== birch ==
## top_module_d11
module top_module_d11(
    i_clk,
    i_reset,
    i_start,
    i_load,
    i_enc_dec,
    i_pt1,
    i_pt2,
    i_key1,
    i_key2,
    i_r,
    o_ct1,
    o_ct2,
    o_done
);
Size: roughly 710 I/O pins, ~0.060 mm^2 of cells after synthesis.
Settings: LEC_CHECK=0, ABC_AREA=1, CAP_MARGIN=20, CORE_MARGIN=2, CORE_UTILIZATION=64, CTS_CLUSTER_SIZE=99, SETUP_SLACK_MARGIN=0.1, SLEW_MARGIN=20; clock period 3.57 ns.
run.sh (not shown) runs the stock make flow with config.mk's settings and CLKGATE_MAP_FILE=.
Seen in the log of birch: GRT-0232 during global routing, after which the run never completed.
[inputs] oak vs birch
Settings: changing CORE_UTILIZATION from 64 to 21; changing CTS_CLUSTER_SIZE from 99 to 44; changing the clock period (ns, I/O delays scaled along) from 3.57 to 6.0.
[summary]
- oak: done, clean on timing, DRC and antenna
- Reported for oak and birch, summed standard-cell area reported by yosys turned out identical to the last digit.
- Comparing oak and birch, the lower buffers inserted during post-CTS setup optimization is on oak.
- Taking birch as the reference, in oak post-place instance area fell 0.0017 mm^2, sum of net half-perimeters after detailed placement rose 25%, initial core utilization fell 43 points, count of instances resized after the clock tree is built fell 98%, number of placed cells counting well taps rose about 19%.

---

## v40
Starting RTL as in the previous note.
Design top_module_d11, start of the top module:
module top_module_d11(
    i_clk,
    i_reset,
    i_start,
    i_load,
    i_enc_dec,
    i_pt1,
    i_pt2,
    i_key1,
    i_key2,
    i_r,
    o_ct1,
    o_ct2,
    o_done
);
input  i_start;
input  i_clk;
input  i_reset;
input  i_enc_dec;
input  i_load;
input  [191 : 0] i_r;
input  [63 : 0] i_pt1;
input  [63 : 0] i_pt2;
input  [127 : 0] i_key1;
input  [127 : 0] i_key2;
output wire [63 : 0] o_ct1;
output wire [63 : 0] o_ct2;
output wire o_done;
parameter IDLE = 2'b0, ROUND_FW = 2'b10, ROUND_BW = 2'b11, HALT = 2'b01;
reg [3 : 0] rnd_cnt;
reg [3 : 0] rnd_next;
reg  subrnd_cnt;
reg  subrnd_next;
reg [1 : 0] state;
reg [1 : 0] next_state;
reg done_reg;
reg done_next;
reg sel1, sel2, sel3, sel4;
reg [3 : 0] rc_sel;
wire rk_sel;
wire [3 : 0] rc_in_xor;
reg enc_dec_reg;
reg enc_dec_next;
wire  [63:0] RCarray [15 : 0];
reg [63 : 0] RC_in;
assign  RCarray[0]  =  64'h0;
assign  RCarray[1]  =  64'h0;
assign  RCarray[2]  =  64'h0;
assign  RCarray[3]  =  64'h13198a2e03707344;
assign  RCarray[4]  =  64'ha4093822299f31d0;
assign  RCarray[5]  =  64'h082efa98ec4e6c89;
assign  RCarray[6]  =  64'h452821e638d01377;
assign  RCarray[7]  =  64'hbe5466cf34e90c6c;
assign  RCarray[8]  =  64'h7ef84f78fd955cb1;
assign  RCarray[9]  =  64'h85840851f1ac43aa;
assign  RCarray[10] =  64'hc882d32f25323c54;
assign  RCarray[11] =  64'h64a51195e0e3610d;
assign  RCarray[12] =  64'hd3b5a399ca0c2399;
assign  RCarray[13] =  64'hc0ac29b7c97c50dd;
assign  RCarray[14]  =  64'h0;
assign  RCarray[15]  =  64'h0;
always @(rc_sel or RCarray[12] or RCarray[13] or RCarray[2] or
         RCarray[3] or RCarray[4] or RCarray[5] or RCarray[6] or 
         RCarray[7] or RCarray[8] or RCarray[9] or RCarray[10] or 
         RCarray[11] or RCarray[0] or RCarray[1] or RCarray[14] or 
         RCarray[15])
    RC_in = RCarray[rc_sel];
wire [63 : 0] in_reg_next1;
wire [63 : 0] in_reg_next2;
wire [63 : 0] in_reg_out1;
wire [63 : 0] in_reg_out2;
wire [15 : 0] sbox_out1_b1;
wire [15 : 0] sbox_out2_b1;
wire [15 : 0] sbox_out3_b1;
wire [15 : 0] sbox_out4_b1;
wire [15 : 0] sbox_out5_b1;
wire [15 : 0] sbox_out6_b1;
wire [15 : 0] sbox_out7_b1;
wire [15 : 0] sbox_out8_b1;
wire [15 : 0] sbox_out1_b2;
wire [15 : 0] sbox_out2_b2;
wire [15 : 0] sbox_out3_b2;
wire [15 : 0] sbox_out4_b2;
  ...
clock: 3.34 ns
lec_check: 0
abc_area: 1
cap_margin: 25
cell_pad_in_sites_global_placement: 0
core_aspect_ratio: 0.71
core_margin: 2
core_utilization: 58
cts_cluster_diameter: 253
hold_slack_margin: 0.01
setup_slack_margin: -0.22
slew_margin: 25
The final report for v40 shows a completed flow and a layout that fails verification, specifically negative setup slack.
Input changes introduced in v18 (baseline for comparison: v40):
==> flow/config.mk <==
export PLATFORM = sky130hd
export DESIGN_NAME = top_module_d11
export DESIGN_NICKNAME = top_module_d11
export VERILOG_FILES = /design/flow/design.v
export SDC_FILE = /design/flow/constraint.sdc
export NUM_CORES = 4
export LEC_CHECK = 0
export ABC_AREA = 0
export CAP_MARGIN = 25
export CELL_PAD_IN_SITES_GLOBAL_PLACEMENT = 0
export CORE_ASPECT_RATIO = 0.71
export CORE_MARGIN = 2
export CORE_UTILIZATION = 66
export CTS_CLUSTER_DIAMETER = 364
export HOLD_SLACK_MARGIN = 0.01
export SETUP_SLACK_MARGIN = -0.22
export SLEW_MARGIN = 25
==> flow/constraint.sdc <==
create_clock -name core_clock -period 4.24 [get_ports {i_clk}]
set_input_delay 0.8480 -clock core_clock [delete_from_list [all_inputs] [get_ports {i_clk}]]
set_output_delay 0.8480 -clock core_clock [all_outputs]
set_load 0.01 [all_outputs]
Final checks on v18, whose flow otherwise completed, came back failing, citing negative setup slack. v18 vs. v40: fraction of met2 tracks used by global routing now sits higher; pin count of the biggest net entering global routing rose 16%. Per the comparison of v18 with v40, global-route wire length before repair has decreased. Delta (v18 minus v40): routed metal-1 wirelength lower, count of final setup violators lower, worst stage delay on the critical path lower, critical path depth lower. NOTE number of signal-net buffers in the layout v40->v18 decreased by more than a quarter.
The following lists how v38 was set up differently from v18:
==> flow/config.mk <==
export PLATFORM = sky130hd
export DESIGN_NAME = top_module_d11
export DESIGN_NICKNAME = top_module_d11
export VERILOG_FILES = /design/flow/design.v
export SDC_FILE = /design/flow/constraint.sdc
export NUM_CORES = 4
export LEC_CHECK = 0
export CAP_MARGIN = 20
export CORE_MARGIN = 2
export CORE_UTILIZATION = 71
export PLACE_DENSITY = 0.65
export SLEW_MARGIN = 20
==> flow/constraint.sdc <==
create_clock -name core_clock -period 4.32 [get_ports {i_clk}]
set_input_delay 0.8640 -clock core_clock [delete_from_list [all_inputs] [get_ports {i_clk}]]
set_output_delay 0.8640 -clock core_clock [all_outputs]
set_load 0.01 [all_outputs]
[summary]
Post-placement cell area: v38 vs v18 down about 1.2%. Not one of v18 and v38 finished clean. In v18 the implementation ran to completion but is not tape-out ready, as the final checks report negative setup slack. Taking v18 as the reference, in v38 area reported by Yosys stat barely changed, sum of net half-perimeters after detailed placement went down, share of synthesized registers carrying an async set or reset held steady, post-place setup slack higher, cell area after synthesis comparable.
diff inputs: v38 => v10
-- flow/config.mk --
<<< v38, line 8
export CAP_MARGIN = 20
export CORE_MARGIN = 2
export CORE_UTILIZATION = 71
export PLACE_DENSITY = 0.65
export SLEW_MARGIN = 20
>>> v10, line 8
export CAP_MARGIN = 20
export CORE_MARGIN = 2
export CORE_UTILIZATION = 40
export MAX_ROUTING_LAYER = met4
export SLEW_MARGIN = 20
export TNS_END_PERCENT = 65
==> flow/constraint.sdc <==
create_clock -name core_clock -period 6.0 [get_ports {i_clk}]
set_input_delay 1.2000 -clock core_clock [delete_from_list [all_inputs] [get_ports {i_clk}]]
set_output_delay 1.2000 -clock core_clock [all_outputs]
set_load 0.01 [all_outputs]
Notes after the runs:
- The final layout from v10, which completed every stage, passed the timing, DRC and antenna checks at the end of the flow.
- Summary: with v38 as the reference, count of standard-cell rows in v10 moved up by more than a quarter.
- Die size deteriorates in v10 relative to v38.
- Comparing v10 against v38, there is no change at all in synthesized instance count.
- Post-placement cell area for v10 is lower than for v38.
